==> 10-21 <==
## FPU_top_level
module FPU_top_level
(
 input 	       clk,
 input 	       nrst,
 input  [31:0] floating_point1,
 input  [31:0] floating_point2,
 input  [2:0]  frm,
 input  [6:0]  funct7,
 output [31:0] floating_point_out,
 output [4:0]  flags
 );
clock: 10.5 ns
lec_check: 0
cap_margin: 15
cell_pad_in_sites_global_placement: 1
core_aspect_ratio: 1.59
core_margin: 2
core_utilization: 47
cts_cluster_diameter: 224
cts_cluster_size: 43
gpl_routability_driven: 0
gpl_timing_driven: 0
max_routing_layer: met5
place_density: 0.67
slew_margin: 20
tns_end_percent: 60
run.sh (not shown) runs the stock make flow with config.mk's settings and CLKGATE_MAP_FILE=.
==> 11-18 (differences from 10-21) <==
Settings changed: CAP_MARGIN 15 to 20, CELL_PAD_IN_SITES_GLOBAL_PLACEMENT 1 to default, CORE_ASPECT_RATIO 1.59 to default, CORE_UTILIZATION 47 to 66, CTS_CLUSTER_DIAMETER 224 to default, CTS_CLUSTER_SIZE 43 to default, GPL_ROUTABILITY_DRIVEN 0 to default, GPL_TIMING_DRIVEN 0 to default, MAX_ROUTING_LAYER met5 to default, PLACE_DENSITY 0.67 to default, SETUP_SLACK_MARGIN from default to -0.55, TNS_END_PERCENT 60 to default.
==> flow/constraint.sdc (replaced) <==
create_clock -name core_clock -period 7.67 [get_ports {clk}]
set_input_delay 1.5340 -clock core_clock [delete_from_list [all_inputs] [get_ports {clk}]]
set_output_delay 1.5340 -clock core_clock [all_outputs]
set_load 0.01 [all_outputs]
==> summary of the runs <==
- 11-18 finished but fails on negative setup slack. 10-21 finished with timing, DRC and antenna clean.
- Of 10-21 and 11-18, 10-21 has the higher worst hold slack (gap 0.011 ns).
- Utilization: 11-18 is higher than 10-21 (25 points).
- Routed wire length: 11-18 is smaller than 10-21 (21%).
- Of 11-18 and 10-21, 10-21 has the higher worst setup slack (gap 0.74 ns).

---

==> inputs of job 4301 <==
Starting RTL as in the previous note.
## FPU_top_level
module FPU_top_level
(
 input 	       clk,
 input 	       nrst,
 input  [31:0] floating_point1,
 input  [31:0] floating_point2,
 input  [2:0]  frm,
 input  [6:0]  funct7,
 output [31:0] floating_point_out,
 output [4:0]  flags
 );
   reg [2:0]   frm2;
   reg [2:0]   frm3;
   reg [6:0]   funct7_2;
   reg [6:0]   funct7_3;
   localparam ADD = 7'b0100000;
   localparam MUL = 7'b0000010;
   reg 	       sign_shifted;
   reg [25:0]  frac_shifted;
   reg 	       sign_not_shifted;
   reg [25:0]  frac_not_shifted;
   reg [7:0]   exp_max;
   reg         mul_sign1;
   reg         mul_sign2;
   reg [7:0]   mul_exp1;
   reg [7:0]   mul_exp2;
   reg [25:0]  product;
   reg         mul_carry_out;
   reg [61:0]  step1_to_step2;
   reg [61:0]  nxt_step1_to_step2;
   reg        add_sign_out;
   reg [25:0] add_sum;
   reg 	      add_carry_out;
   reg [7:0]  add_exp_max;
   reg        mul_sign_out;
   reg [7:0]  sum_exp;
   reg        mul_ovf;
  ...
clock: 6.86 ns
lec_check: 0
cap_margin: 20
core_margin: 2
core_utilization: 65
cts_cluster_size: 54
setup_slack_margin: -0.38
slew_margin: 20
tns_end_percent: 5
==> inputs of job 8565, as changes to job 4301 <==
- CORE_UTILIZATION: 65 -> 70
- CTS_CLUSTER_SIZE: 54 -> 37
- HOLD_SLACK_MARGIN: not set -> -0.1
- SETUP_SLACK_MARGIN: -0.38 -> not set
- TNS_END_PERCENT: 5 -> not set
==> flow/constraint.sdc (replaced) <==
create_clock -name core_clock -period 7.7 [get_ports {clk}]
set_input_delay 1.5400 -clock core_clock [delete_from_list [all_inputs] [get_ports {clk}]]
set_output_delay 1.5400 -clock core_clock [all_outputs]
set_load 0.01 [all_outputs]
==> inputs of job 1329, as changes to job 4301 <==
- CORE_UTILIZATION: 65 -> 66
- CTS_CLUSTER_SIZE: 54 -> 78
- HOLD_SLACK_MARGIN: not set -> 0.3
- SETUP_SLACK_MARGIN: -0.38 -> -0.53
==> flow/constraint.sdc (replaced) <==
create_clock -name core_clock -period 9.47 [get_ports {clk}]
set_input_delay 1.8940 -clock core_clock [delete_from_list [all_inputs] [get_ports {clk}]]
set_output_delay 1.8940 -clock core_clock [all_outputs]
set_load 0.01 [all_outputs]
==> results_dict.tcl <==
# flow metrics
set metrics [dict create \
    status "failed layout checks" \
    crit_family "adder cells" \
    worst_slack_ns -1.08 \
    setup_viol 43 \
    fin_crit_ns 7.94 \
    hold_violations 0 \
    r2r_cells 21 \
    use_met2 0.755 \
    so_faults "setup timing" \
]
# the run above: job 4301

==> results_dict.tcl <==
# implementation run metrics
set metrics [dict create \
    status "stopped before the end" \
    stop_stage "global routing" \
    toolErrorMsg "[ERROR GRT-0232] Routing congestion too high. Check the congestion heatmap in the GUI." \
    aoi_share 0.173 \
    use_met2 0.921 \
    grt_overflow 51 \
]
# the run above: job 8565

==> results_dict.tcl <==
# flow metrics
set metrics [dict create \
    worst_slack_ns -0.130 \
    hold_violations 0 \
    setup_viol 3 \
    fin_crit_ns 9.60 \
    status "failed layout checks" \
    crit_family "adder cells" \
    so_faults "setup timing" \
]
# the run above: job 1329


---

==> job 1339 <==
FPU_top_level again, from the RTL that the note above started with.
make LEC_CHECK=0 CAP_MARGIN=10 CELL_PAD_IN_SITES_GLOBAL_PLACEMENT=1 CORE_ASPECT_RATIO=1.59 CORE_MARGIN=2 CORE_UTILIZATION=47 CTS_CLUSTER_DIAMETER=398 CTS_CLUSTER_SIZE=43 HOLD_SLACK_MARGIN=-0.09 MAX_ROUTING_LAYER=met4 PLACE_DENSITY=0.67 SLEW_MARGIN=20 TNS_END_PERCENT=60 finish   # period 10.5 ns
==> inputs of job 4756, as changes to job 1339 <==
- CAP_MARGIN: 10 -> 20
- CELL_PAD_IN_SITES_GLOBAL_PLACEMENT: 1 -> default
- CORE_ASPECT_RATIO: 1.59 -> default
- CORE_UTILIZATION: 47 -> 58
- CTS_CLUSTER_DIAMETER: 398 -> default
- CTS_CLUSTER_SIZE: 43 -> default
- HOLD_SLACK_MARGIN: -0.09 -> default
- MAX_ROUTING_LAYER: met4 -> default
- PLACE_DENSITY: 0.67 -> default
- SETUP_SLACK_MARGIN: default -> 1.32
- TNS_END_PERCENT: 60 -> default
==> flow/constraint.sdc (replaced) <==
create_clock -name core_clock -period 6.55 [get_ports {clk}]
set_input_delay 1.3100 -clock core_clock [delete_from_list [all_inputs] [get_ports {clk}]]
set_output_delay 1.3100 -clock core_clock [all_outputs]
set_load 0.01 [all_outputs]
==> inputs of job 7450, as changes to job 1339 <==
- CAP_MARGIN: 10 -> 20
- CELL_PAD_IN_SITES_GLOBAL_PLACEMENT: 1 -> default
- CORE_ASPECT_RATIO: 1.59 -> default
- CORE_UTILIZATION: 47 -> 64
- CTS_CLUSTER_DIAMETER: 398 -> default
- CTS_CLUSTER_SIZE: 43 -> 97
- HOLD_SLACK_MARGIN: -0.09 -> default
- MAX_ROUTING_LAYER: met4 -> default
- PLACE_DENSITY: 0.67 -> default
- TNS_END_PERCENT: 60 -> default
==> flow/constraint.sdc (replaced) <==
create_clock -name core_clock -period 6.55 [get_ports {clk}]
set_input_delay 1.3100 -clock core_clock [delete_from_list [all_inputs] [get_ports {clk}]]
set_output_delay 1.3100 -clock core_clock [all_outputs]
set_load 0.01 [all_outputs]
==> qor summary <==
| metric | job 4756 | job 1339 | job 7450 |
|---|---|---|---|
| Status | failed layout checks | complete, no violations | did not finish |
| Failing step | - | - | global routing |
| Layout check failures | setup timing | - | - |
| Number of cells upsized or downsized after cts | 613 | 0 | 448 |
| Final routed DRC violation total | 0 | 0 | - |
| Setup Skew | 0.00813 ns | 0.0137 ns | - |
| Transition time at the pin with the least slew margin | 1.25 ns | 1.11 ns | - |
| TritonCTS clock tree | built | built | - |
| Non-Filler Cell Area, Final | 44,600 um2 | 36,800 um2 | - |
| Endpoint of the worst hold-timing path | frm3[1] | frm3[2] | - |
| Number of placed cells counting well taps | 5,291 | 5,123 | 5,218 |
| Routed wirelength normalized by instance count | 28.9 um | 26.5 um | - |
| Final std cells w/o fill | 5,570 | 5,161 | - |
| MI comb area | 29,500 um2 | 27,200 um2 | - |
| Worst hold-check path type | reg -> reg | reg -> reg | - |
| Routability cong. | 1.04 | 0.966 | 1.05 |
| Crit Path Category | in -> reg | in -> reg | - |
| Tally of max-capacitance violations | 0 | 0 | - |
| Critical path data arrival time | 8.58 ns | 10.03 ns | - |
| Routed Antenna Nets | 0 | 0 | - |
| Die height | 245 um | 342 um | 233 um |
| R2R Setup Slk | 1.06 ns | 3.44 ns | - |
| Critical path capture point | step1_to_step2[42] | step1_to_step2[17] | - |
